===== flow/design.v =====
module DOUBLY_PIPELINE(clk,xi,yi,r,ang,xf,yf);
input signed[15:0] xi,yi;
input clk;
output reg signed [15:0] r,ang;
output reg signed [15:0] xf,yf;
 wire signed [15:0] ri,angi;
 wire  signed [15:0] xfi,yfi;
wire  signed [15:0] g1,g2,g3,g4,g5,g6,g7,g8;
ROTATING x1(clk,xi,yi,g1,g2,g3,g4,g5,g6,g7,g8,xfi,yfi);     
VECTORING x2(clk,xi,yi,g1,g2,g3,g4,g5,g6,g7,g8,ri,angi);  
always @(*)
begin 
xf<=xfi;
yf<=yfi;  
r<=ri;
ang<=angi;
end
endmodule
module ROTATING(clk,xi,yi,a1,a2,a3,a4,a5,a6,a7,a8,xf,yf);
input signed[15:0] xi,yi;
input   signed [15:0] a1,a2,a3,a4,a5,a6,a7,a8;
input clk;
output reg  signed [15:0] xf,yf;
reg  signed [15:0] x1,x2,x3,x4,x5,x6,x7,x8;
reg  signed [15:0] y1,y2,y3,y4,y5,y6,y7,y8;
wire signed [15:0] angle45,angle26,angle14,angle7,angle3_5,angle1_79,angle0_89,angle0_44;
reg  signed [15:0] angle_i [8:0];  
wire signed [15:0] s = 16'd607;
assign angle45 = 16'd4500;
assign angle26 = 16'd2657;
assign angle14 = 16'd1404;
assign angle7 = 16'd713;
assign angle3_5 = 16'd358;
assign angle1_79 = 16'd179;
assign angle0_89 = 16'd89;
assign angle0_44 = 16'd44;
always @(posedge clk)
begin  
    angle_i[0] <= angle45 ;
	    x1<= xi + yi;   
		y1<= yi - xi;
	   if (angle_i[0] > a2)
		begin 
		x2<= x1 - (y1>>>1);  
		y2<= y1 + (x1>>>1); 
		angle_i[1] <= angle_i[0] - angle26 ; 
		end 
	   else
		begin 
		x2<= x1+(y1>>>1); 
		y2<= y1-(x1>>>1);
	    angle_i[1] <= angle_i[0] + angle26 ;  
	   end
	 if (angle_i[1] > a3)
	    begin 
		 angle_i[2] <= angle_i[1] - angle14 ;  
		  x3<= x2 - (y2>>>2); 
		  y3<= y2 +(x2>>>2);
		end 
		else 
		begin 
	      angle_i[2] <= angle_i[1] + angle14 ;  
		  x3<= x2+(y2>>>2); 
		  y3<= y2-(x2>>>2);
		end 
	if (angle_i[2] > a4)
	    begin 
		  angle_i[3] <= angle_i[2] - angle7 ;  
		  x4<= x3 - (y3>>>3); 
		  y4<= y3 +(x3>>>3);
		 end 
		else 
		begin 
	     angle_i[3] <= angle_i[2] + angle7 ;  
		  x4<= x3+(y3>>>3); 
		  y4<= y3-(x3>>>3);
		end 
		if (angle_i[3] > a5)
	    begin 
			angle_i[4] <= angle_i[3] - angle3_5 ;  
			x5<= x4 - (y4>>>4); 
			y5<= y4 + (x4>>>4);
		 end 
		else 
		begin
			angle_i[4] <= angle_i[3] + angle3_5 ;  
			x5<= x4+(y4>>>4); 
			y5<= y4-(x4>>>4);
		end 
	   if (angle_i[4] > a6)
	    begin 
			angle_i[5] <= angle_i[4] - angle1_79 ;  
			x6<= x5 - (y5>>>5); 
			y6<= y5 +(x5>>>5);
		end
		else 
		begin 
	       angle_i[5] <= angle_i[4] + angle1_79 ;  
		   x6<= x5+(y5>>>5); 
		   y6<= y5-(x5>>>5);
		end 
		if (angle_i[5] > a7)
	    begin 
			angle_i[6] <= angle_i[5] - angle0_89 ;  
			x7<= x6 - (y6>>>6); 
			y7<= y6 +(x6>>>6);
		end
		else 
		begin 
			angle_i[6] <= angle_i[5] + angle0_89;  
			x7<= x6+(y6>>>6); 
			y7<= y6-(x6>>>6);
		end 
		if (angle_i[6] > a8)
	     begin 
			angle_i[7] <= angle_i[6] - angle0_44 ;  
			x8<= x7 - (y7>>>7); 
			y8<= y7 +(x7>>>7);
		 end 
		 else 
         begin 	     
			angle_i[7] <= angle_i[6] + angle0_44 ;  
			x8<= x7+(y7>>>7); 
			y8<= y7-(x7>>>7);
		 end  
      xf <=  (s*x8)/1000 ;
      yf <=  (s*y8)/1000 ;	  
end 
endmodule
module VECTORING(clk,a0,b0,ang1,ang2,ang3,ang4,ang5,ang6,ang7,ang8,r,ang);
input signed[15:0]a0,b0;
input clk;
  output reg signed [15:0]r,ang;  
  output reg signed[15:0] ang1,ang2,ang3,ang4,ang5,ang6,ang7,ang8;  
  reg signed [15:0] a1,a2,a3,a4,a5,a6,a7,a8;
  reg signed [15:0] b1,b2,b3,b4,b5,b6,b7,b8;
  reg signed[15:0] angle_x1,angle_x2,angle_x3,angle_x4,angle_x5,angle_x6,angle_x7,angle_x8;
wire signed [15:0] v = 16'd0607;
wire [15:0] angle_c0 = 16'd4500;
wire [15:0] angle_c1 = 16'd2657;
wire [15:0] angle_c2 = 16'd1404;
wire [15:0] angle_c3 = 16'd713;
wire [15:0] angle_c4 = 16'd358;
wire [15:0] angle_c5 = 16'd179;
wire [15:0] angle_c6 = 16'd089;
wire [15:0] angle_c7 = 16'd044; 
  always @ (posedge clk)
   begin
      a1<=a0+b0;
      b1<=b0-a0;
      angle_x1 <= angle_c0;
	  ang1 <= angle_x1;
    if(b1 < 0)  
   begin
      a2<= a1 - (b1>>>1);
      b2<= b1 + (a1>>>1);
     angle_x2<=angle_x1-angle_c1;
	   ang2<= angle_x2;
     end
    else
   begin
      a2<=a1+(b1>>>1);
      b2<=b1-(a1>>>1);
      angle_x2<=angle_x1+angle_c1;
	  ang2<= angle_x2;
    end
     if(b2<0)
	begin
     a3<=a2-(b2>>>2);
     b3<=b2+(a2>>>2);
     angle_x3<=angle_x2-angle_c2;
	  ang3<= angle_x3;
     end
  	else
  	begin
      a3<=a2+(b2>>>2);
      b3<=b2-(a2>>>2);
      angle_x3<=angle_x2+angle_c2;
	  ang3<= angle_x3;
	end
     if(b3<0)
	begin
     a4<=a3-(b3>>>3);
     b4<=b3+(a3>>>3);
     angle_x4<=angle_x3-angle_c3;
	 ang4<=angle_x4;
     end
  	else
  	begin
      a4<=a3+(b3>>>3);
      b4<=b3-(a3>>>3);
     angle_x4<=angle_x3+angle_c3;
	 ang4<=angle_x4;
	end
     if(b4<0)
	begin
     a5<=a4-(b4>>>4);
     b5<=b4+(a4>>>4);
      angle_x5<=angle_x4-angle_c4;
	   ang5<=angle_x5;
     end
  	else
  	begin
      a5<=a4+(b4>>>4);
      b5<=b4-(a4>>>4);
      angle_x5<=angle_x4+angle_c4;
	   ang5<=angle_x5;
	end
     if(b5<0)
	begin
     a6<=a5-(b5>>>5);
     b6<=b5+(a5>>>5);
    angle_x6<=angle_x5-angle_c5;
	 ang6<=angle_x6;
     end
  	else
  	begin
      a6<=a5+(b5>>>5);
      b6<=b5-(a5>>>5);
      angle_x6<=angle_x5+angle_c5;
	  ang6<=angle_x6;
	end
     if(b6<0)
	begin
     a7<=a6-(b6>>>6);
     b7<=b6+(a6>>>6);
     angle_x7<=angle_x6-angle_c6;
	 ang7<=angle_x7;
     end
  	else
  	begin
     a7<=a6+(b6>>>6);
     b7<=b6-(a6>>>6);
      angle_x7<=angle_x6+angle_c6;
	  ang7<=angle_x7;
 	 end
     if(b7<0)
	begin
      a8<=a7-(b7>>>7);
      b8<=b7+(a7>>>7);
      angle_x8<=angle_x7-angle_c7;
	  ang8<=angle_x8;
     end
  	else
      begin
      a8<=a7+(b7>>>7);
      b8<=b7-(a7>>>7);
       angle_x8<=angle_x7-angle_c7;
	   ang8<=angle_x8;
     end
r<=v*a8/1000;
ang<=angle_x8;
end
endmodule

===== flow/run.sh =====
#!/bin/bash
# the make line also repeats each setting of config.mk as NAME=value (left out here)
make -C /OpenROAD-flow-scripts/flow DESIGN_CONFIG=/design/flow/config.mk WORK_HOME=/design/flow/orfs CLKGATE_MAP_FILE= finish

===== flow/config.mk =====
export PLATFORM = sky130hd
export DESIGN_NAME = DOUBLY_PIPELINE
export DESIGN_NICKNAME = DOUBLY_PIPELINE
export VERILOG_FILES = /design/flow/design.v
export SDC_FILE = /design/flow/constraint.sdc
export NUM_CORES = 4
export LEC_CHECK = 0
export ABC_AREA = 1
export CAP_MARGIN = 20
export CORE_MARGIN = 2
export CORE_UTILIZATION = 72
export CTS_CLUSTER_SIZE = 31
export PLACE_DENSITY = 0.64
export SETUP_SLACK_MARGIN = 0.95
export SLEW_MARGIN = 20

===== flow/constraint.sdc =====
create_clock -name core_clock -period 15.9 [get_ports {clk}]
set_input_delay 3.1800 -clock core_clock [delete_from_list [all_inputs] [get_ports {clk}]]
set_output_delay 3.1800 -clock core_clock [all_outputs]
set_load 0.01 [all_outputs]

==> results.toml, run 1 <==
# physical design summary
[run_status]
status = "complete, no violations"

[route]
detail-route-antenna-nets = 0
dr.first_iter.drc_count = 3964
insertedDiodeCount = 0
drt_wl_total_mm = 176
drc = 0
wl_per_cell_um = 15.2
via_count = 64774
routed_via_density = 5.57
dr.pass1.iters = 6

[sta]
max_freq_mhz = 65.0
fin_crit_ns = 15.39
finalSetupTns_ns = 0
holdWs_ns = 0.322
timing.final.crit_share_pct = 96.8
grt_setup_unrepaired = "true"
hold_viol_final = 0
tightest_slew_ns = 1.04
finalMaxSlewViolations = 0
setup_ws_ns = 0.511
finalClockSkew_ns = 0.0395
slew_headroom_pct = 30.2
finalSetupViolCount = 0

[worst_setup_path]
required_ns = 16.43
crit_top_cell = "nand2_1"
cp-endpoint = "x1.yf[10]"
path_class = "reg2reg"
r2r_cells = 101
rr_startpoint = "x1.y8[13]"
crit_cells = 101
slowest_delay_ns = 0.63
cp.arrival_ns = 15.92
endpoint_kind = "flop"
critPathLaunch = "x1.y8[13]"
critPathLaunchType = "flop"
r2r_slack_ns = 0.51
worstPathMaxFanout = 8
slowest_stage = "fa_2"
r2r_end = "x1.yf[10]"
cp_num_buf_inv = 9
path_delay_family = "simple AND/OR/NAND/NOR gates"

[die]
dieWidth_um = 321
initCoreUtil_pct = 72.3
core_um2 = 99700
boundaryPins = 97
die-area_um2 = 103000
row_count = 116
die_h_um = 321

[synth]
synthXorXnorAreaFrac_pct = 11.3
synthMuxAreaShare_pct = 0
syn_area_um2 = 72100
yosysChipArea_um2 = 72100
flop_cell = "dfxtp_1"
async_flop_share_pct = 0
yosys_warnings = 4
ys_sh_simple_pct = 23.5
synth_cell_types = 72
yosysTopAreaCell = "dfxtp_1"
syn_avg_cell_area_um2 = 7.30
synth_flop_count = 750
aoi_share_pct = 11.1
syn_nets = 11082
syn_inst = 9884
top_logic_kind = "simple AND/OR/NAND/NOR gates"
synth_top_area_share_pct = 20.8
fa_ha_area_share_pct = 22.9
synth_seq_share_pct = 20.8
yosysMostFrequentCell = "inv_1"
common_cells = "1775 x inv_1, 1760 x nand2_1, 909 x ha_1"
synth-edff-count = 0
ys_cells = 9884
yosys-top-cells-area = "dfxtp_1 21%, ha_1 16%, xor2_1 9.6%"

[cells_and_area]
fin_util_pct = 83.0
finalNetCount = 11469
synthToLayoutAreaGrowth_pct = 14.8

[clock_network]
htreeDepth = 3
cts_sinks = 750
cts_tree = "yes"
clk_pin_slew_ns = 0.06
clockBufferDepth = 3
clk_latency_ns = 0.67
hold_buffers = 0
cts-root-buf = "clkbuf_16"
cts_buffers = 82

[place]
portBuffers = 95
hpwlAfterDp_mm = 133
gp_congestion = 0.965
pre_cts_ws_ns = -0.279

[global_route]
grt_pass1_vias = 61782
antenna_found_initial = 0
grt_max_degree = 42
grt_usage_pct = 31.8
grt-ovfl-total = 0
grt_pass1_wl_mm = 278

[job]
maxCapViolCount = 0
warning_count = 120

[hold_path]
hold-path-cell-count = 0
hold_path_class = "reg2reg"
hold_start = "x2.angle_x8[7]"
holdPathEnd = "x2.ang8[7]"
-- per-layer routing --
metal	GRT usage [%]	routed length [um]	vias to the layer above
met5	0	0	-
met4	13.1	8020	0
met3	3.62	8230	617
met2	59.7	90500	1911
met1	36.2	69700	30007
li1	-	-	32239
-- final cells by class --
class	instances	area, um^2
inverters	1904	7220
repair buffers	361	3030
flip-flops and latches	750	15200
repair inverters	2	12.5
well taps	1298	1620
fillers	6411	16900
multi-input cells	7170	53100
clock buffers	110	2300
clock inverters	31	392
-- stage by stage --
| stage | instance area, um^2 | cells |
|---|---|---|
| after floorplan | 72100 | 9884 |
| final | 82800 | 11626 |
| after CTS | 78700 | 11442 |
| after global routing | 82800 | 11626 |
| after global placement | 74600 | 11239 |
| after detailed placement | 74600 | 11239 |
-- repair_timing --
item,4_1_cts,5_1_grt
resized,255,664
pin swaps,68,351
setup buffers,56,181
endpoints found under the setup margin,29,48
gates cloned,6,3
==> inputs of run 2 (changes only) <==
ABC_AREA = unset   (was 1)
CELL_PAD_IN_SITES_DETAIL_PLACEMENT = 1   (was unset)
CORE_ASPECT_RATIO = 0.55   (was unset)
CORE_UTILIZATION = 40   (was 72)
CTS_CLUSTER_SIZE = unset   (was 31)
GPL_ROUTABILITY_DRIVEN = 0   (was unset)
GPL_TIMING_DRIVEN = 0   (was unset)
HOLD_SLACK_MARGIN = 0.12   (was unset)
PLACE_DENSITY = unset   (was 0.64)
SETUP_SLACK_MARGIN = unset   (was 0.95)
clock period = 25.0 ns   (was 15.9 ns; I/O delays follow)
==> run 2 against run 1 <==
  * Synthesized cell count down 9.7%
  * Via count up 3.7%
  * Flip-flop count unchanged
  * First-iteration DRC count up 33%
  * Final area down 1.9%
  * Die size up 84%
  * Critical path depth down 38
  * Worst setup slack better by 2.0 ns
  * Clock skew up 0.012 ns
==> results.toml, run 2 <==
# physical design summary
[clock_network]
cts_buffers = 78
clk_pin_slew_ns = 0.07
cts-root-buf = "clkbuf_16"
cts_resized = 0
cts_tree = "yes"
post-cts-setup-buffers = 0
htreeDepth = 3
cts_sinks = 750
clockBufferDepth = 3
hold_buffers = 0
clk_latency_ns = 0.74

[synth]
synth_flop_count = 750
aoi_share_pct = 22.4
syn_nets = 10120
ys_sh_simple_pct = 13.8
synth_seq_share_pct = 20.2
synth_cell_types = 146
yosysTopAreaCell = "dfxtp_1"
top_logic_kind = "adder cells"
common_cells = "1018 x inv_1, 909 x ha_1, 750 x dfxtp_1"
yosys_warnings = 4
yosys-top-cells-area = "dfxtp_1 20%, ha_1 15%, xnor2_1 7.9%"
yosysChipArea_um2 = 74200
yosysMostFrequentCell = "inv_1"
synth-edff-count = 0
ys_cells = 8922
synthXorXnorAreaFrac_pct = 12.4
flop_cell = "dfxtp_1"
synthMuxAreaShare_pct = 2.18
fa_ha_area_share_pct = 22.5
synth_top_area_share_pct = 20.2
syn_area_um2 = 74200
syn_inst = 8922
syn_avg_cell_area_um2 = 8.32
async_flop_share_pct = 0

[die]
die_h_um = 323
die-area_um2 = 189000
dieWidth_um = 585
boundaryPins = 97
row_count = 117
core_um2 = 185000
initCoreUtil_pct = 40.2

[route]
wl_per_cell_um = 19.8
routed_via_density = 5.76
drt_wl_total_mm = 231
drc = 0
dr.pass1.iters = 6
insertedDiodeCount = 0
detail-route-antenna-nets = 0
via_count = 67183
dr.first_iter.drc_count = 5253

[worst_setup_path]
r2r_end = "x1.xf[14]"
rr_startpoint = "x1.x8[7]"
r2r_cells = 63
slowest_delay_ns = 0.75
slowest_stage = "a2bb2oi_1"
path_delay_family = "AND-OR/OR-AND gates"
critPathLaunch = "x1.x8[7]"
cp_num_buf_inv = 6
cp-endpoint = "x1.xf[14]"
endpoint_kind = "flop"
crit_cells = 63
r2r_slack_ns = 2.48
cp.arrival_ns = 23.04
path_class = "reg2reg"
required_ns = 25.53
worstPathMaxFanout = 10
critPathLaunchType = "flop"

[cells_and_area]
regArea_um2 = 15000
fin_cells = 11658
n_fill_cell = 22046
logic_area_um2 = 54400
synthToLayoutAreaGrowth_pct = 9.51
finalNetCount = 10295

[place]
portBuffers = 95
place_inst = 11516
pre_cts_ws_ns = 3.21
hpwlAfterDp_mm = 189

[run_status]
status = "complete, no violations"

[hold_path]
hold_start = "x2.angle_x8[10]"
holdPathEnd = "x2.ang8[10]"
hold_path_class = "reg2reg"
hold-path-cell-count = 0

[sta]
grt_setup_unrepaired = "false"
max_freq_mhz = 44.4
finalSetupTns_ns = 0
fin_crit_ns = 22.52
finalClockSkew_ns = 0.0516
setup_ws_ns = 2.48
slew_headroom_pct = 18.9
hold_viol_final = 0
timing.final.crit_share_pct = 90.1
tightest_slew_ns = 1.20
finalMaxSlewViolations = 0
finalSetupViolCount = 0

[global_route]
grt_pass1_vias = 68939
grt-ovfl-total = 0
antenna_found_initial = 7
grt_usage_pct = 24.0
grt_pass1_wl_mm = 374
grt_max_degree = 21

[job]
maxCapViolCount = 0
warning_count = 116
run 2: stage by stage:
step | util (%) | hold WS, ns | cell area (um^2)
after global routing | 44.0 | 0.319 | 81200
after CTS | 44.0 | 0.318 | 81200
after floorplan | - | 0.310 | 74200
final | 44.0 | 0.309 | 81200
after detailed placement | 42.4 | 0.313 | 78300
after global placement | 42.4 | 0.312 | 78300
run 2: layer usage:
metal	share of wire (%)	global-route usage, %	vias up
met1	51	36.6	33181
li1	-	-	31727
met3	7.2	3.89	206
met4	1.2	3.72	4
met2	41	35.4	2065
met5	0.010	0	-
run 2: area by class of cell:
| cell class | instances | area share (%) |
|---|---|---|
| Tap cell | 2499 | 3.85 |
| Buffer | 226 | 1.18 |
| Inverter | 1020 | 4.71 |
| Timing Repair Buffer | 95 | 1.17 |
| Clock inverter | 47 | 1.01 |
| Clock buffer | 95 | 2.60 |
| Multi-Input combinational cell | 6926 | 67.0 |
| Sequential cell | 750 | 18.5 |
==> inputs of run 3 (changes only) <==
ABC_AREA = 0   (was unset)
CAP_MARGIN = 10   (was 20)
CORE_ASPECT_RATIO = 1.6   (was 0.55)
CORE_UTILIZATION = 71   (was 40)
CTS_CLUSTER_DIAMETER = 342   (was unset)
CTS_CLUSTER_SIZE = 47   (was unset)
GPL_ROUTABILITY_DRIVEN = 1   (was 0)
HOLD_SLACK_MARGIN = unset   (was 0.12)
MAX_ROUTING_LAYER = met5   (was unset)
PLACE_DENSITY_LB_ADDON = 0.25   (was unset)
SETUP_SLACK_MARGIN = -2.0   (was unset)
SLEW_MARGIN = 15   (was 20)
clock period = 31.4 ns   (was 25.0 ns; I/O delays follow)
==> run 3 against run 2 <==
  * The flow now stops in 3_5_place_dp
  * Area after synthesis stayed put
  * Synthesized cell count stayed put
  * Die size is 43% lower
==> results.toml, run 3 <==
# implementation run metrics
[synth]
aoi_share_pct = 22.4
synthMuxAreaShare_pct = 2.18
flop_cell = "dfxtp_1"
yosys_warnings = 4
syn_area_um2 = 74200
synth-edff-count = 0
yosys-top-cells-area = "dfxtp_1 20%, ha_1 15%, xnor2_1 7.9%"
synthXorXnorAreaFrac_pct = 12.4
ys_cells = 8922
yosysMostFrequentCell = "inv_1"
syn_inst = 8922
synth_seq_share_pct = 20.2
syn_avg_cell_area_um2 = 8.32
ys_sh_simple_pct = 13.8
yosysTopAreaCell = "dfxtp_1"
syn_nets = 10120
yosysChipArea_um2 = 74200
async_flop_share_pct = 0
synth_flop_count = 750
top_logic_kind = "adder cells"
common_cells = "1018 x inv_1, 909 x ha_1, 750 x dfxtp_1"
synth_top_area_share_pct = 20.2
fa_ha_area_share_pct = 22.5
synth_cell_types = 146

[die]
boundaryPins = 97
initCoreUtil_pct = 71.4
row_count = 150
dieWidth_um = 260
die_h_um = 413
die-area_um2 = 107000
core_um2 = 104000

[run_status]
lastStage = "3_5_place_dp"
error_line = "[ERROR DPL-0033] detailed placement checks failed during check placement."
status = "stopped before the end"

[place]
gp_congestion = 1.01
portBuffers = 95
run 3: through the flow:
step	instance area (um^2)	hold WS (ns)	instances
floorplan	74200	0.310	8922
global placement	76900	0.311	10385
==> inputs of run 4 (changes only) <==
ABC_AREA = 1   (was 0)
CAP_MARGIN = 20   (was 10)
CELL_PAD_IN_SITES_DETAIL_PLACEMENT = unset   (was 1)
CORE_ASPECT_RATIO = unset   (was 1.6)
CORE_UTILIZATION = 72   (was 71)
CTS_CLUSTER_DIAMETER = unset   (was 342)
CTS_CLUSTER_SIZE = unset   (was 47)
GPL_ROUTABILITY_DRIVEN = unset   (was 1)
GPL_TIMING_DRIVEN = unset   (was 0)
MAX_ROUTING_LAYER = unset   (was met5)
PLACE_DENSITY_LB_ADDON = unset   (was 0.25)
SETUP_SLACK_MARGIN = unset   (was -2.0)
SLEW_MARGIN = 20   (was 15)
clock period = 14.6 ns   (was 31.4 ns; I/O delays follow)
==> run 4 against run 3 <==
  * Now fails the layout checks on capacitance limit, slew limit, setup timing
  * Die size is 4.1% lower
  * Area after synthesis is 2.8% lower
  * Synthesized cell count is 11% higher
==> results.toml, run 4 <==
# physical design summary
[run_status]
status = "finished with violations"
check-failures = "capacitance limit, slew limit, setup timing"

[synth]
yosys_warnings = 4
synth_top_area_share_pct = 20.8
syn_area_um2 = 72100
synth-edff-count = 0
async_flop_share_pct = 0
ys_cells = 9884
yosysChipArea_um2 = 72100
yosysMostFrequentCell = "inv_1"
yosys-top-cells-area = "dfxtp_1 21%, ha_1 16%, xor2_1 9.6%"
synth_cell_types = 72
ys_sh_simple_pct = 23.5
flop_cell = "dfxtp_1"
syn_nets = 11082
yosysTopAreaCell = "dfxtp_1"
syn_inst = 9884
synthMuxAreaShare_pct = 0
fa_ha_area_share_pct = 22.9
aoi_share_pct = 11.1
synth_seq_share_pct = 20.8
synth_flop_count = 750
common_cells = "1775 x inv_1, 1760 x nand2_1, 909 x ha_1"
top_logic_kind = "simple AND/OR/NAND/NOR gates"
synthXorXnorAreaFrac_pct = 11.3
syn_avg_cell_area_um2 = 7.30

[worst_setup_path]
worstPathMaxFanout = 7
rr_startpoint = "x1.x8[2]"
path_class = "reg2reg"
slowest_delay_ns = 1.07
critPathLaunchType = "flop"
slowest_stage = "xor2_1"
cp-endpoint = "x1.xf[14]"
endpoint_kind = "flop"
r2r_cells = 109
required_ns = 15.08
cp.arrival_ns = 22.58
r2r_slack_ns = -7.50
cp_num_buf_inv = 18
critPathLaunch = "x1.x8[2]"
path_delay_family = "simple AND/OR/NAND/NOR gates"
crit_cells = 109
r2r_end = "x1.xf[14]"
crit_top_cell = "nand2_2"

[sta]
finalMaxSlewViolations = 4
grt_setup_unrepaired = "true"
finalSetupTns_ns = -119.26
timing.final.crit_share_pct = 151
max_freq_mhz = 45.3
finalSetupViolCount = 46
tightest_slew_ns = 2.54
setup_ws_ns = -7.50
hold_viol_final = 0
fin_crit_ns = 22.10
slew_headroom_pct = -69.8
finalClockSkew_ns = 0.0350

[clock_network]
hold_buffers = 0
htreeDepth = 3
clk_pin_slew_ns = 0.08
cts_buffers = 80
cts-root-buf = "clkbuf_16"
clk_latency_ns = 0.71
cts_sinks = 750
clockBufferDepth = 3
cts_tree = "yes"

[route]
detail-route-antenna-nets = 0
via_count = 74003
routed_via_density = 6.10
wl_per_cell_um = 20.2
drt_wl_total_mm = 244
drc = 0
dr.first_iter.drc_count = 8608
dr.pass1.iters = 17

[global_route]
grt_usage_pct = 34.7
grt-ovfl-total = 0
grt_pass1_wl_mm = 301
antenna_found_initial = 20
grt_pass1_vias = 66544
grt_max_degree = 42

[die]
dieWidth_um = 321
boundaryPins = 97
die-area_um2 = 103000
core_um2 = 99700
row_count = 116
die_h_um = 321
initCoreUtil_pct = 72.3

[place]
pre_cts_ws_ns = -0.512
place_inst = 11716
gp_congestion = 0.933
portBuffers = 95
hpwlAfterDp_mm = 139

[hold_path]
holdPathEnd = "x2.ang8[10]"
hold_start = "x2.angle_x8[10]"
hold-path-cell-count = 0
hold_path_class = "reg2reg"

[job]
maxCapViolCount = 1
warning_count = 120

[cells_and_area]
synthToLayoutAreaGrowth_pct = 24.4
fin_cells = 12122
finalNetCount = 11946
fin_util_pct = 90.0
[run 4: layout make-up]
type	count	area [um^2]
diodes	11	27.5
clock buffers	108	2200
clock inverters	39	563
fillers	4500	9960
inverters	1904	7290
multi-input cells	7167	56100
flip-flops and latches	750	15200
well taps	1298	1620
repair buffers	845	6790
[run 4: metrics by stage]
stage	area [um^2]	hold slack [ns]
floorplan	72100	0.310
global placement	78200	0.310
detailed placement	78200	0.312
CTS	81800	0.305
global route	89700	0.312
finish	89700	0.311
[run 4: repair_timing]
item                                    CTS  global route
buffers inserted                         23           224
endpoints found under the hold margin     0             0
gates cloned                              1             2
pin swaps                                56           686
gates resized                           180          1570
endpoints found under the setup margin   12            48
[run 4: metal layers]
layer	GRT usage, %	vias up	share of wire (%)
li1	-	33189	-
met1	38.0	34109	34
met2	65.0	4624	47
met3	4.28	2041	10
met4	18.4	40	8.7
met5	0	-	0.49
==> inputs of run 5 (changes only) <==
ABC_AREA = unset   (was 1)
CELL_PAD_IN_SITES_GLOBAL_PLACEMENT = 1   (was unset)
CORE_ASPECT_RATIO = 1.25   (was unset)
CORE_UTILIZATION = 40   (was 72)
CTS_CLUSTER_SIZE = 44   (was unset)
GPL_ROUTABILITY_DRIVEN = 0   (was unset)
SLEW_MARGIN = 10   (was 20)
clock period = 25.0 ns   (was 14.6 ns; I/O delays follow)
==> run 5 against run 4 <==
  * Now clean on timing, DRC and antenna
  * Die size up 84%
  * Worst setup slack better by 11 ns
  * Flip-flop count unchanged
  * Clock-buffer cell count up 9
  * Global-route usage down 14 points
  * First-iteration DRC count down 72%
  * Register-to-register slack better by 11 ns
  * Clock skew up 0.016 ns
  * Via count down 17%
  * Routed wire length down 19%
==> results.toml, run 5 <==
# physical design summary
[run_status]
status = "complete, no violations"

[worst_setup_path]
required_ns = 25.56
slowest_delay_ns = 0.87
r2r_cells = 61
slowest_stage = "and3_1"
rr_startpoint = "x1.y8[5]"
cp.arrival_ns = 22.55
endpoint_kind = "flop"
cp_num_buf_inv = 5
cp-endpoint = "x1.yf[12]"
worstPathMaxFanout = 20
crit_top_cell = "a211oi_1"
path_delay_family = "AND-OR/OR-AND gates"
r2r_end = "x1.yf[12]"
critPathLaunchType = "flop"
critPathLaunch = "x1.y8[5]"
r2r_slack_ns = 3.01
path_class = "reg2reg"
crit_cells = 61

[sta]
slew_headroom_pct = 26.6
holdWs_ns = 0.275
max_freq_mhz = 45.5
finalMaxSlewViolations = 0
timing.final.crit_share_pct = 88.0
hold_viol_final = 0
setup_ws_ns = 3.01
tightest_slew_ns = 1.09
finalSetupTns_ns = 0
finalSetupViolCount = 0
finalClockSkew_ns = 0.0510
fin_crit_ns = 21.99
grt_setup_unrepaired = "false"

[global_route]
grt_pass1_wl_mm = 323
antenna_found_initial = 1
grt_pass1_vias = 62083
grt_max_degree = 42
grt-ovfl-total = 0
grt_usage_pct = 20.6

[synth]
yosysChipArea_um2 = 74200
syn_avg_cell_area_um2 = 8.32
ys_cells = 8922
synth_seq_share_pct = 20.2
flop_cell = "dfxtp_1"
synth-edff-count = 0
syn_nets = 10120
syn_inst = 8922
aoi_share_pct = 22.4
synth_top_area_share_pct = 20.2
syn_area_um2 = 74200
async_flop_share_pct = 0
yosys_warnings = 4
yosysMostFrequentCell = "inv_1"
fa_ha_area_share_pct = 22.5
common_cells = "1018 x inv_1, 909 x ha_1, 750 x dfxtp_1"
synth_cell_types = 146
ys_sh_simple_pct = 13.8
synthXorXnorAreaFrac_pct = 12.4
top_logic_kind = "adder cells"
yosys-top-cells-area = "dfxtp_1 20%, ha_1 15%, xnor2_1 7.9%"
yosysTopAreaCell = "dfxtp_1"
synth_flop_count = 750
synthMuxAreaShare_pct = 2.18

[clock_network]
cts-root-buf = "clkbuf_16"
post-cts-setup-buffers = 0
cts_tree = "yes"
hold_buffers = 0
cts_resized = 0
clockBufferDepth = 3
clk_pin_slew_ns = 0.07
cts_sinks = 750
clk_latency_ns = 0.74
cts_buffers = 88
htreeDepth = 3

[job]
warning_count = 116
maxCapViolCount = 0

[cells_and_area]
synthToLayoutAreaGrowth_pct = 8.85
finalNetCount = 10144
final_area_um2 = 80800
fin_util_pct = 43.9

[route]
dr.first_iter.drc_count = 2399
dr.pass1.iters = 6
drt_wl_total_mm = 197
detail-route-antenna-nets = 0
via_count = 61388
drc = 0
routed_via_density = 5.38
wl_per_cell_um = 17.3

[die]
row_count = 176
core_um2 = 184000
initCoreUtil_pct = 40.3
dieWidth_um = 389
die-area_um2 = 189000
die_h_um = 485
boundaryPins = 97

[hold_path]
hold-path-cell-count = 0
holdPathEnd = "x2.ang8[9]"
hold_start = "x2.angle_x8[9]"
hold_path_class = "reg2reg"

[place]
pre_cts_ws_ns = 3.25
hpwlAfterDp_mm = 163
placed_area_um2 = 77700
portBuffers = 95
run 5: metal layers:
| layer | GRT usage [%] | wire length, um | vias to the layer above |
|---|---|---|---|
| li1 | - | - | 31480 |
| met1 | 24.2 | 84900 | 28828 |
| met2 | 39.2 | 102000 | 798 |
| met3 | 1.72 | 4560 | 282 |
| met4 | 6.43 | 5570 | 0 |
| met5 | 0 | 0 | - |
run 5: cell type report:
| type | instances | area [um^2] |
|---|---|---|
| Antenna cell | 1 | 2.50 |
| Clock buffer | 117 | 2450 |
| Clock inverter | 44 | 584 |
| Fill cell | 18482 | 103000 |
| Inverter | 1020 | 3830 |
| Multi-Input combinational cell | 6926 | 54400 |
| Sequential cell | 750 | 15000 |
| Tap cell | 2403 | 3010 |
| Timing Repair Buffer | 160 | 1440 |
run 5: metrics by stage:
stage | instances
floorplan | 8922
global route | 11421
detailed placement | 11259
finish | 11421
global placement | 11259
CTS | 11420
==> inputs of run 6 (changes only) <==
CELL_PAD_IN_SITES_GLOBAL_PLACEMENT = unset   (was 1)
CORE_ASPECT_RATIO = unset   (was 1.25)
CTS_CLUSTER_SIZE = unset   (was 44)
GPL_ROUTABILITY_DRIVEN = unset   (was 0)
SLEW_MARGIN = 20   (was 10)
clock period = 30.6 ns   (was 25.0 ns; I/O delays follow)
==> run 6 against run 5 <==
  * First-iteration DRC count increased by 47%
  * Critical path depth unchanged
  * Clock skew down 0.0026 ns
  * Cell count rose by 0.61%
  * Non-clock buffer count fell by 10
  * Sequential share of layout area is essentially flat
  * Largest cell class unchanged
==> results.toml, run 6 <==
# physical design summary
[hold_path]
hold-path-cell-count = 0
hold_start = "x2.angle_x8[15]"
holdPathEnd = "x2.ang8[15]"
hold_path_class = "reg2reg"

[route]
wl_per_cell_um = 15.4
insertedDiodeCount = 0
routed_via_density = 5.36
drt_wl_total_mm = 177
dr.first_iter.drc_count = 3528
via_count = 61561
dr.pass1.iters = 6
detail-route-antenna-nets = 0
drc = 0

[sta]
finalSetupViolCount = 0
grt_setup_unrepaired = "false"
hold_viol_final = 0
timing.final.crit_share_pct = 69.7
finalSetupTns_ns = 0
finalClockSkew_ns = 0.0483
finalMaxSlewViolations = 0
fin_crit_ns = 21.33
slew_headroom_pct = 28.0
tightest_slew_ns = 1.07
max_freq_mhz = 46.9

[place]
hpwlAfterDp_mm = 144
portBuffers = 95
place_inst = 11326
gp_congestion = 0.881

[global_route]
grt_max_degree = 42
grt_pass1_vias = 60326
grt_usage_pct = 18.5
grt_pass1_wl_mm = 296
antenna_found_initial = 0
grt-ovfl-total = 0

[die]
core_um2 = 185000
row_count = 158
die-area_um2 = 189000
die_h_um = 435
initCoreUtil_pct = 40.1
boundaryPins = 97
dieWidth_um = 435

[synth]
top_logic_kind = "adder cells"
yosys_warnings = 4
yosysChipArea_um2 = 74200
synth_flop_count = 750
yosys-top-cells-area = "dfxtp_1 20%, ha_1 15%, xnor2_1 7.9%"
fa_ha_area_share_pct = 22.5
syn_avg_cell_area_um2 = 8.32
synth_seq_share_pct = 20.2
synth-edff-count = 0
common_cells = "1018 x inv_1, 909 x ha_1, 750 x dfxtp_1"
synthMuxAreaShare_pct = 2.18
ys_cells = 8922
syn_nets = 10120
syn_inst = 8922
synth_top_area_share_pct = 20.2
flop_cell = "dfxtp_1"
ys_sh_simple_pct = 13.8
yosysMostFrequentCell = "inv_1"
syn_area_um2 = 74200
yosysTopAreaCell = "dfxtp_1"
aoi_share_pct = 22.4
synth_cell_types = 146
synthXorXnorAreaFrac_pct = 12.4
async_flop_share_pct = 0

[worst_setup_path]
rr_startpoint = "x1.y8[2]"
critPathLaunchType = "flop"
worstPathMaxFanout = 16
critPathLaunch = "x1.y8[2]"
crit_cells = 61
r2r_end = "x1.yf[12]"
slowest_stage = "o2111ai_1"
cp.arrival_ns = 21.92
path_class = "reg2reg"
r2r_cells = 61
r2r_slack_ns = 9.27
endpoint_kind = "flop"
required_ns = 31.18
cp-endpoint = "x1.yf[12]"
path_delay_family = "AND-OR/OR-AND gates"
cp_num_buf_inv = 5
slowest_delay_ns = 0.80

[clock_network]
clockBufferDepth = 3
clk_pin_slew_ns = 0.07
cts-root-buf = "clkbuf_16"
post-cts-setup-buffers = 0
hold_buffers = 0
cts_sinks = 750
cts_buffers = 89
htreeDepth = 3
cts_tree = "yes"
cts_resized = 0
clk_latency_ns = 0.72

[job]
maxCapViolCount = 0
warning_count = 116

[cells_and_area]
regArea_um2 = 15000
finalNetCount = 10135
synthToLayoutAreaGrowth_pct = 9.10
n_fill_cell = 18312
logic_area_um2 = 54400
fin_cells = 11491

[run_status]
status = "complete, no violations"
run 6: through the flow:
step	setup slack, ns	util (%)	hold slack, ns	area, um^2
floorplan	13.23	-	0.310	74200
global placement	9.48	42.1	0.310	77700
finish	9.27	43.8	0.324	80900
detailed placement	9.15	42.1	0.312	77700
global route	7.41	43.8	0.328	80900
CTS	9.05	43.8	0.324	80900
run 6: cell type report:
cell class / instances / area share, %
Sequential cell: 750 / 18.6
Tap cell: 2480 / 3.83
Timing Repair Buffer: 150 / 1.69
Clock inverter: 48 / 0.853
Multi-Input combinational cell: 6926 / 67.3
Inverter: 1020 / 4.73
Clock buffer: 117 / 3.09
run 6: routing by layer:
layer  wire, um  global-route usage [%]
met2      85700                    32.9
met4       4650                    5.25
met1      80600                    23.4
met3       6210                    2.02
met5          0                       0
==> inputs of run 7 (changes only) <==
CAP_MARGIN = 5   (was 20)
CORE_UTILIZATION = 68   (was 40)
SETUP_SLACK_MARGIN = 1.92   (was unset)
clock period = 16.9 ns   (was 30.6 ns; I/O delays follow)
==> run 7 against run 6 <==
  * Routed wire length up 23%
  * Now fails the layout checks on setup timing
  * Worst hold slack better by 0.0023 ns
  * First-iteration DRC count up 66%
  * Global-route usage up 18 points
  * Clock skew down 0.018 ns
  * Critical endpoint is now x1.yf[6]
  * Die size down 41%
  * Largest cell class unchanged
  * Register-to-register slack worse by 9.5 ns
  * Cell count down 1.6%
  * Critical path depth up 9
==> results.toml, run 7 <==
# physical design summary
[global_route]
grt_max_degree = 42
grt-ovfl-total = 0
antenna_found_initial = 1
grt_pass1_vias = 70627
grt_usage_pct = 36.2
grt_pass1_wl_mm = 341

[sta]
setup_ws_ns = -0.200
fin_crit_ns = 17.10
timing.final.crit_share_pct = 101
hold_viol_final = 0
finalMaxSlewViolations = 0
finalSetupViolCount = 11
tightest_slew_ns = 1.33
slew_headroom_pct = 10.6
finalClockSkew_ns = 0.0299
holdWs_ns = 0.326
max_freq_mhz = 58.5
grt_setup_unrepaired = "true"

[synth]
ys_sh_simple_pct = 13.8
synthXorXnorAreaFrac_pct = 12.4
syn_inst = 8922
top_logic_kind = "adder cells"
yosysChipArea_um2 = 74200
syn_area_um2 = 74200
async_flop_share_pct = 0
syn_avg_cell_area_um2 = 8.32
syn_nets = 10120
yosysMostFrequentCell = "inv_1"
synth_top_area_share_pct = 20.2
yosys-top-cells-area = "dfxtp_1 20%, ha_1 15%, xnor2_1 7.9%"
yosysTopAreaCell = "dfxtp_1"
flop_cell = "dfxtp_1"
synth-edff-count = 0
ys_cells = 8922
synth_cell_types = 146
yosys_warnings = 4
fa_ha_area_share_pct = 22.5
common_cells = "1018 x inv_1, 909 x ha_1, 750 x dfxtp_1"
synth_seq_share_pct = 20.2
synthMuxAreaShare_pct = 2.18
aoi_share_pct = 22.4
synth_flop_count = 750

[worst_setup_path]
cp.arrival_ns = 17.64
rr_startpoint = "x1.y8[5]"
endpoint_kind = "flop"
critPathLaunchType = "flop"
crit_cells = 70
slowest_delay_ns = 0.56
cp-endpoint = "x1.yf[6]"
slowest_stage = "a2111o_2"
required_ns = 17.44
r2r_cells = 70
r2r_end = "x1.yf[6]"
path_delay_family = "AND-OR/OR-AND gates"
critPathLaunch = "x1.y8[5]"
crit_top_cell = "buf_4"
cp_num_buf_inv = 15
path_class = "reg2reg"
worstPathMaxFanout = 9
r2r_slack_ns = -0.20

[clock_network]
cts_tree = "yes"
htreeDepth = 3
cts_sinks = 750
clk_latency_ns = 0.67
cts-root-buf = "clkbuf_16"
hold_buffers = 0
clk_pin_slew_ns = 0.06
clockBufferDepth = 3
cts_buffers = 81

[die]
boundaryPins = 97
row_count = 121
die_h_um = 334
core_um2 = 109000
die-area_um2 = 112000
dieWidth_um = 334
initCoreUtil_pct = 68.3

[route]
wl_per_cell_um = 19.3
met1_length_mm = 85.6
routed_via_density = 6.29
insertedDiodeCount = 0
wl_met3_mm = 13.2
top_layer_used = "met5"
dr.pass1.iters = 10
via_count = 71164
drc = 0
dr.first_iter.drc_count = 5839
drt_wl_total_mm = 219
detail-route-antenna-nets = 0
met2WireLength_mm = 108

[hold_path]
holdPathEnd = "x2.ang8[13]"
hold-path-cell-count = 0
hold_path_class = "reg2reg"
hold_start = "x2.angle_x8[13]"

[run_status]
check-failures = "setup timing"
status = "finished with violations"

[job]
warning_count = 122
maxCapViolCount = 0

[cells_and_area]
n_fill_cell = 6040
synthToLayoutAreaGrowth_pct = 24.4
logic_area_um2 = 60100
fin_cells = 11308
regArea_um2 = 15200
finalNetCount = 11023
fin_util_pct = 85.0

[place]
portBuffers = 95
gp_congestion = 0.950
place_inst = 10719
hpwlAfterDp_mm = 152
## run 7: cell type report
type	count	area share, %
multi-input cells	6928	65.1
repair buffers	1044	9.23
clock inverters	43	0.676
flip-flops and latches	750	16.4
well taps	1414	1.92
inverters	1020	4.15
clock buffers	109	2.49
## run 7: stage by stage
step | area, um^2 | TNS [ns] | worst slack (ns)
CTS | 89000 | 0 | 0.606
floorplan | 76100 | 0 | 0.640
finish | 92300 | -1.30 | -0.200
global route | 92300 | -12.26 | -0.654
global placement | 81600 | -0.154 | -0.0709
detailed placement | 81600 | -1.89 | -0.366
## run 7: metal layers
metal,vias to the layer above,global-route usage (%)
li1,33285,-
met1,33830,43.0
met2,3067,65.1
met3,980,4.25
met4,2,16.9
met5,-,0
## run 7: timing repair
item,4_1_cts,5_1_grt
cloned,1,1
endpoints found under the setup margin,48,48
pin swaps,246,284
buffers inserted,261,174
gates resized,471,372
endpoints found under the hold margin,0,0
==> inputs of run 8 (changes only) <==
ABC_AREA = 1   (was unset)
CAP_MARGIN = 20   (was 5)
CORE_UTILIZATION = 72   (was 68)
CTS_CLUSTER_SIZE = 31   (was unset)
PLACE_DENSITY = 0.64   (was unset)
SETUP_SLACK_MARGIN = 3.8   (was 1.92)
clock period = 13.1 ns   (was 16.9 ns; I/O delays follow)
==> run 8 against run 7 <==
  * The flow now stops in 5_1_grt
  * Die size shrank 8.1%
  * Area after synthesis shrank 2.8%
  * Synthesized cell count grew 11%
==> results.toml, run 8 <==
# implementation run metrics
[place]
pre_cts_ws_ns = -1.51
placed_area_um2 = 82800
portBuffers = 95
gp_congestion = 0.950
hpwlAfterDp_mm = 152

[synth]
ys_cells = 9884
yosys-top-cells-area = "dfxtp_1 21%, ha_1 16%, xor2_1 9.6%"
yosysMostFrequentCell = "inv_1"
syn_inst = 9884
synth-edff-count = 0
ys_sh_simple_pct = 23.5
synth_cell_types = 72
yosys_warnings = 4
yosysTopAreaCell = "dfxtp_1"
yosysChipArea_um2 = 72100
common_cells = "1775 x inv_1, 1760 x nand2_1, 909 x ha_1"
top_logic_kind = "simple AND/OR/NAND/NOR gates"
aoi_share_pct = 11.1
async_flop_share_pct = 0
synth_top_area_share_pct = 20.8
synthXorXnorAreaFrac_pct = 11.3
syn_nets = 11082
synthMuxAreaShare_pct = 0
synth_seq_share_pct = 20.8
synth_flop_count = 750
syn_area_um2 = 72100
fa_ha_area_share_pct = 22.9
flop_cell = "dfxtp_1"
syn_avg_cell_area_um2 = 7.30

[clock_network]
cts_buffers = 81
htreeDepth = 3
cts-root-buf = "clkbuf_16"
cts_sinks = 750
clockBufferDepth = 3
hold_buffers = 0

[run_status]
status = "stopped before the end"
lastStage = "5_1_grt"
error_line = "[ERROR GRT-0232] Routing congestion too high. Check the congestion heatmap in the GUI."

[die]
dieWidth_um = 321
row_count = 116
die-area_um2 = 103000
die_h_um = 321
core_um2 = 99700
initCoreUtil_pct = 72.3
boundaryPins = 97

[global_route]
grt-ovfl-total = 5519
grt_usage_pct = 98.8
==> run 8: what timing repair did <==
action / CTS
resized: 649
cloned: 3
setup endpoints to repair: 48
setup buffers: 213
endpoints found under the hold margin: 0
pin swaps: 407
==> run 8: through the flow <==
| stage | hold WS [ns] | cells | setup TNS (ns) |
|---|---|---|---|
| 4_1_cts | 0.326 | 12468 | -27.08 |
| 2_1_floorplan | 0.310 | 9884 | 0 |
| 3_3_place_gp | 0.311 | 12103 | -19.86 |
| 3_5_place_dp | 0.312 | 12103 | -46.92 |
==> run 8: routing by layer <==
layer,overflow,track usage (%)
met5,14,72.3
met4,1341,109
met3,179,85.5
met2,3687,117
met1,298,90.3
==> inputs of run 9 (changes only) <==
CORE_UTILIZATION = 71   (was 72)
CTS_CLUSTER_DIAMETER = 221   (was unset)
CTS_CLUSTER_SIZE = 16   (was 31)
GPL_ROUTABILITY_DRIVEN = 0   (was unset)
GPL_TIMING_DRIVEN = 1   (was unset)
PLACE_DENSITY = unset   (was 0.64)
PLACE_DENSITY_LB_ADDON = 0.19   (was unset)
SETUP_SLACK_MARGIN = unset   (was 3.8)
clock period = 13.0 ns   (was 13.1 ns; I/O delays follow)
==> run 9 against run 8 <==
  * The flow again stops in 5_1_grt
  * Synthesized cell count stayed put
  * Area after synthesis is the same
  * Die size rose by 1.4%
==> results.toml, run 9 <==
# implementation run metrics
[place]
portBuffers = 95
place_inst = 12136
placed_area_um2 = 81600
hpwlAfterDp_mm = 145

[synth]
syn_inst = 9884
yosys-top-cells-area = "dfxtp_1 21%, ha_1 16%, xor2_1 9.6%"
syn_area_um2 = 72100
synth_cell_types = 72
syn_avg_cell_area_um2 = 7.30
fa_ha_area_share_pct = 22.9
synthXorXnorAreaFrac_pct = 11.3
synth-edff-count = 0
synthMuxAreaShare_pct = 0
ys_sh_simple_pct = 23.5
ys_cells = 9884
flop_cell = "dfxtp_1"
yosysChipArea_um2 = 72100
yosysMostFrequentCell = "inv_1"
synth_flop_count = 750
aoi_share_pct = 11.1
synth_seq_share_pct = 20.8
common_cells = "1775 x inv_1, 1760 x nand2_1, 909 x ha_1"
yosysTopAreaCell = "dfxtp_1"
top_logic_kind = "simple AND/OR/NAND/NOR gates"
synth_top_area_share_pct = 20.8
syn_nets = 11082
async_flop_share_pct = 0
yosys_warnings = 4

[global_route]
grt-ovfl-total = 9077
grt_usage_pct = 105

[clock_network]
htreeDepth = 2
cts_buffers = 52
cts_sinks = 750
clockBufferDepth = 3
cts-root-buf = "clkbuf_16"

[die]
initCoreUtil_pct = 71.8
boundaryPins = 97
dieWidth_um = 323
row_count = 116
die-area_um2 = 104000
die_h_um = 323
core_um2 = 100000

[run_status]
status = "stopped before the end"
lastStage = "5_1_grt"
error_line = "[ERROR GRT-0232] Routing congestion too high. Check the congestion heatmap in the GUI."
-- run 9: layer usage --
layer / overflow / track usage [%]
met4: 1647 / 114
met1: 705 / 93.4
met2: 5989 / 127
met3: 666 / 91.3
met5: 70 / 81.8
-- run 9: per-stage QoR --
stage	setup WS (ns)	hold WS [ns]
after CTS	-1.16	0.309
after detailed placement	-1.87	0.314
after global placement	-1.18	0.310
after floorplan	-0.190	0.310
-- run 9: what timing repair did --
item | in CTS
hold endpoints to repair | 0
setup endpoints to repair | 48
hold buffers | 0
gates cloned | 4
buffers inserted | 224
pin swaps | 490
gates resized | 904
==> inputs of run 10 (changes only) <==
ABC_AREA = unset   (was 1)
CORE_UTILIZATION = 40   (was 71)
CTS_CLUSTER_DIAMETER = unset   (was 221)
CTS_CLUSTER_SIZE = unset   (was 16)
GPL_ROUTABILITY_DRIVEN = unset   (was 0)
GPL_TIMING_DRIVEN = unset   (was 1)
PLACE_DENSITY_LB_ADDON = unset   (was 0.19)
SETUP_SLACK_MARGIN = 1.44   (was unset)
clock period = 22.5 ns   (was 13.0 ns; I/O delays follow)
==> run 10 against run 9 <==
  * Now clean on timing, DRC and antenna
  * Area after synthesis increased by 2.8%
  * Synthesized cell count decreased by 9.7%
  * Die size increased by 81%
==> results.toml, run 10 <==
# physical design summary
[synth]
ys_cells = 8922
common_cells = "1018 x inv_1, 909 x ha_1, 750 x dfxtp_1"
synthMuxAreaShare_pct = 2.18
yosysChipArea_um2 = 74200
synth_flop_count = 750
synth-edff-count = 0
synth_top_area_share_pct = 20.2
yosys_warnings = 4
yosysTopAreaCell = "dfxtp_1"
top_logic_kind = "adder cells"
async_flop_share_pct = 0
flop_cell = "dfxtp_1"
yosys-top-cells-area = "dfxtp_1 20%, ha_1 15%, xnor2_1 7.9%"
syn_nets = 10120
syn_area_um2 = 74200
synthXorXnorAreaFrac_pct = 12.4
syn_inst = 8922
ys_sh_simple_pct = 13.8
synth_cell_types = 146
syn_avg_cell_area_um2 = 8.32
fa_ha_area_share_pct = 22.5
yosysMostFrequentCell = "inv_1"
synth_seq_share_pct = 20.2
aoi_share_pct = 22.4

[route]
routed_via_density = 5.38
detail-route-antenna-nets = 0
drt_wl_total_mm = 179
dr.first_iter.drc_count = 3645
wl_per_cell_um = 15.5
drc = 0
dr.pass1.iters = 6
via_count = 62008

[cells_and_area]
regArea_um2 = 15000
synthToLayoutAreaGrowth_pct = 9.97
logic_area_um2 = 54900
n_fill_cell = 18192
fin_cells = 11515
finalNetCount = 10161

[place]
gp_congestion = 0.889
place_inst = 11328
pre_cts_ws_ns = 1.28
portBuffers = 95
hpwlAfterDp_mm = 145

[die]
die_h_um = 435
boundaryPins = 97
row_count = 158
die-area_um2 = 189000
dieWidth_um = 435
core_um2 = 185000
initCoreUtil_pct = 40.1

[hold_path]
hold-path-cell-count = 0
hold_start = "x2.angle_x8[13]"
holdPathEnd = "x2.ang8[13]"
hold_path_class = "reg2reg"

[worst_setup_path]
rr_startpoint = "x2.a8[5]"
critPathLaunchType = "flop"
crit_cells = 58
worstPathMaxFanout = 36
cp.arrival_ns = 20.39
cp-endpoint = "x2.r[5]"
r2r_end = "x2.r[5]"
r2r_slack_ns = 2.63
slowest_stage = "a311oi_1"
path_delay_family = "AND-OR/OR-AND gates"
critPathLaunch = "x2.a8[5]"
slowest_delay_ns = 0.59
endpoint_kind = "flop"
path_class = "reg2reg"
r2r_cells = 58
required_ns = 23.02
cp_num_buf_inv = 5

[global_route]
grt_usage_pct = 18.6
antenna_found_initial = 2
grt-ovfl-total = 0
grt_pass1_wl_mm = 298
grt_pass1_vias = 60962
grt_max_degree = 42

[clock_network]
cts_buffers = 87
htreeDepth = 3
clockBufferDepth = 3
cts_sinks = 750
cts-root-buf = "clkbuf_16"
cts_tree = "yes"
clk_latency_ns = 0.70
clk_pin_slew_ns = 0.07

[sta]
hold_viol_final = 0
finalMaxSlewViolations = 0
timing.final.crit_share_pct = 88.3
tightest_slew_ns = 1.12
finalClockSkew_ns = 0.0297
slew_headroom_pct = 25.2
max_freq_mhz = 50.3
finalSetupViolCount = 0
grt_setup_unrepaired = "false"
finalSetupTns_ns = 0
fin_crit_ns = 19.87
setup_ws_ns = 2.63

[run_status]
status = "complete, no violations"

[job]
warning_count = 116
maxCapViolCount = 0
## run 10: layout make-up
class	count	area share [%]
multi-input cells	6926	67.3
flip-flops and latches	750	18.4
inverters	1020	4.69
well taps	2480	3.80
clock buffers	120	3.06
repair buffers	178	1.93
clock inverters	40	0.755
diodes	1	0.00307
## run 10: routing by layer
metal  share of wire [%]  vias up  routed length, um  track usage, %
li1                    -    31531                  -               -
met1                  45    29154              81200            23.4
met2                  48     1081              86300            33.0
met3                 3.6      242               6360            2.13
met4                 2.7        0               4750            5.69
met5                   0        -                  0               0
## run 10: stage by stage
stage                     util [%]  hold slack (ns)  area [um^2]
after global routing          44.1            0.334        81600
after floorplan                  -            0.310        74200
after detailed placement      42.1            0.312        77800
final                         44.1            0.326        81600
after global placement        42.1            0.311        77800
after CTS                     43.8            0.326        80900
## run 10: repair_timing
action / in CTS / in global routing
buffers inserted: 0 / 26
hold buffers: 0 / 0
endpoints found under the setup margin: 5 / 48
resized: 3 / 87
pin swaps: 0 / 12
gates cloned: 0 / 0
==> inputs of run 11 (changes only) <==
ABC_AREA = 1   (was unset)
CORE_UTILIZATION = 72   (was 40)
CTS_CLUSTER_DIAMETER = 372   (was unset)
CTS_CLUSTER_SIZE = 99   (was unset)
SETUP_SLACK_MARGIN = 1.09   (was 1.44)
clock period = 12.5 ns   (was 22.5 ns; I/O delays follow)
==> run 11 against run 10 <==
  * The run now fails in 5_1_grt
  * Area after synthesis down 2.8%
  * Synthesized cell count up 11%
  * Die size shrank 46%
==> results.toml, run 11 <==
# implementation run metrics
[synth]
synth_top_area_share_pct = 20.8
ys_sh_simple_pct = 23.5
aoi_share_pct = 11.1
fa_ha_area_share_pct = 22.9
yosysChipArea_um2 = 72100
syn_avg_cell_area_um2 = 7.30
async_flop_share_pct = 0
flop_cell = "dfxtp_1"
yosysMostFrequentCell = "inv_1"
syn_inst = 9884
synth_seq_share_pct = 20.8
synth_cell_types = 72
syn_area_um2 = 72100
yosys_warnings = 4
top_logic_kind = "simple AND/OR/NAND/NOR gates"
synth_flop_count = 750
synth-edff-count = 0
yosysTopAreaCell = "dfxtp_1"
syn_nets = 11082
yosys-top-cells-area = "dfxtp_1 21%, ha_1 16%, xor2_1 9.6%"
synthMuxAreaShare_pct = 0
synthXorXnorAreaFrac_pct = 11.3
common_cells = "1775 x inv_1, 1760 x nand2_1, 909 x ha_1"
ys_cells = 9884

[clock_network]
cts_sinks = 750
hold_buffers = 0
clockBufferDepth = 3
cts_buffers = 11
cts-root-buf = "clkbuf_16"
htreeDepth = 1

[place]
portBuffers = 95
gp_congestion = 0.973
hpwlAfterDp_mm = 153
pre_cts_ws_ns = -2.11
place_inst = 12150
placed_area_um2 = 83100

[die]
boundaryPins = 97
die_h_um = 321
core_um2 = 99700
dieWidth_um = 321
die-area_um2 = 103000
row_count = 116
initCoreUtil_pct = 72.3

[run_status]
lastStage = "5_1_grt"
status = "stopped before the end"
error_line = "[ERROR GRT-0232] Routing congestion too high. Check the congestion heatmap in the GUI."

[global_route]
grt_usage_pct = 69.3
grt-ovfl-total = 130
==> run 11: routing by layer <==
metal / track usage [%] / GRT overflow
met1: 66.4 / 4
met2: 90.0 / 74
met3: 52.7 / 4
met4: 65.3 / 47
met5: 42.7 / 1
==> run 11: what timing repair did <==
item / 4_1_cts
cloned: 4
gates resized: 653
endpoints found under the hold margin: 0
buffers inserted: 173
setup endpoints to repair: 48
pin swaps: 390
==> inputs of run 12 (changes only) <==
ABC_AREA = unset   (was 1)
CORE_ASPECT_RATIO = 0.5   (was unset)
CTS_CLUSTER_DIAMETER = unset   (was 372)
CTS_CLUSTER_SIZE = unset   (was 99)
SETUP_SLACK_MARGIN = unset   (was 1.09)
clock period = 16.9 ns   (was 12.5 ns; I/O delays follow)
==> run 12 against run 11 <==
  * The layout now fails its checks (capacitance limit, slew limit, setup timing)
  * Die size increased by 3.0%
  * Area after synthesis increased by 2.8%
  * Synthesized cell count decreased by 9.7%
==> results.toml, run 12 <==
# physical design summary
[synth]
async_flop_share_pct = 0
yosys-top-cells-area = "dfxtp_1 20%, ha_1 15%, xnor2_1 7.9%"
syn_area_um2 = 74200
synth-edff-count = 0
yosysChipArea_um2 = 74200
synth_cell_types = 146
yosysMostFrequentCell = "inv_1"
fa_ha_area_share_pct = 22.5
ys_cells = 8922
top_logic_kind = "adder cells"
yosys_warnings = 4
syn_inst = 8922
common_cells = "1018 x inv_1, 909 x ha_1, 750 x dfxtp_1"
syn_nets = 10120
synth_flop_count = 750
synth_top_area_share_pct = 20.2
ys_sh_simple_pct = 13.8
yosysTopAreaCell = "dfxtp_1"
synthXorXnorAreaFrac_pct = 12.4
syn_avg_cell_area_um2 = 8.32
synth_seq_share_pct = 20.2
flop_cell = "dfxtp_1"
aoi_share_pct = 22.4
synthMuxAreaShare_pct = 2.18

[global_route]
grt_pass1_vias = 70173
grt_usage_pct = 38.6
grt-ovfl-total = 0
antenna_found_initial = 3
grt_max_degree = 42
grt_pass1_wl_mm = 342

[sta]
hold_viol_final = 0
fin_crit_ns = 17.56
slew_headroom_pct = -1.41
timing.final.crit_share_pct = 104
finalClockSkew_ns = 0.0566
max_freq_mhz = 56.9
tightest_slew_ns = 1.51
finalMaxSlewViolations = 10
holdWs_ns = 0.297
grt_setup_unrepaired = "true"
setup_ws_ns = -0.661
finalSetupViolCount = 18

[worst_setup_path]
r2r_end = "x1.yf[13]"
critPathLaunchType = "flop"
slowest_stage = "fa_1"
path_class = "reg2reg"
r2r_slack_ns = -0.66
critPathLaunch = "x1.y8[10]"
required_ns = 17.46
r2r_cells = 67
endpoint_kind = "flop"
path_delay_family = "AND-OR/OR-AND gates"
cp-endpoint = "x1.yf[13]"
cp_num_buf_inv = 15
slowest_delay_ns = 0.79
cp.arrival_ns = 18.13
worstPathMaxFanout = 7
rr_startpoint = "x1.y8[10]"
crit_top_cell = "buf_4"
crit_cells = 67

[route]
via_count = 74032
drc = 0
dr.first_iter.drc_count = 8031
dr.pass1.iters = 12
drt_wl_total_mm = 234
detail-route-antenna-nets = 0
routed_via_density = 6.48
wl_per_cell_um = 20.5

[die]
initCoreUtil_pct = 72.5
core_um2 = 102000
row_count = 83
die-area_um2 = 106000
dieWidth_um = 458
die_h_um = 231
boundaryPins = 97

[clock_network]
cts_buffers = 70
cts_sinks = 750
clockBufferDepth = 3
hold_buffers = 0
clk_latency_ns = 0.72
clk_pin_slew_ns = 0.08
htreeDepth = 3
cts-root-buf = "clkbuf_16"
cts_tree = "yes"

[place]
hpwlAfterDp_mm = 157
placed_area_um2 = 83400
pre_cts_ws_ns = -0.369
place_inst = 11130
gp_congestion = 0.968
portBuffers = 95

[cells_and_area]
fin_util_pct = 88.9
fin_cells = 11428
final_area_um2 = 91000
finalNetCount = 11207
synthToLayoutAreaGrowth_pct = 22.7

[run_status]
status = "finished with violations"
check-failures = "capacitance limit, slew limit, setup timing"

[hold_path]
hold_start = "x2.angle_x8[12]"
holdPathEnd = "x2.ang8[12]"
hold_path_class = "reg2reg"
hold-path-cell-count = 0

[job]
warning_count = 119
maxCapViolCount = 1
## run 12: metal layers
metal | share of wire, % | track usage [%]
met5 | 0.0047 | 0
met4 | 5.6 | 16.2
met3 | 8.0 | 5.09
met2 | 48 | 67.8
met1 | 39 | 47.6
## run 12: final cells by class
cell class              count  area, um^2
clock buffers              88        1910
multi-input cells        6927       58100
well taps                1360        1700
inverters                1020        3830
diodes                      1        2.50
fillers                  4815       11400
flip-flops and latches    750       15100
repair buffers           1240        9730
clock inverters            42         669
## run 12: repair_timing
| action | in CTS | in global routing |
|---|---|---|
| gates resized | 73 | 681 |
| endpoints found under the setup margin | 31 | 48 |
| gates cloned | 0 | 2 |
| pin swaps | 19 | 263 |
| buffers inserted | 19 | 147 |
## run 12: metrics by stage
stage	setup TNS, ns
2_1_floorplan	0
3_5_place_dp	-4.00
5_1_grt	-22.10
6_report	-7.30
4_1_cts	0
3_3_place_gp	-0.603
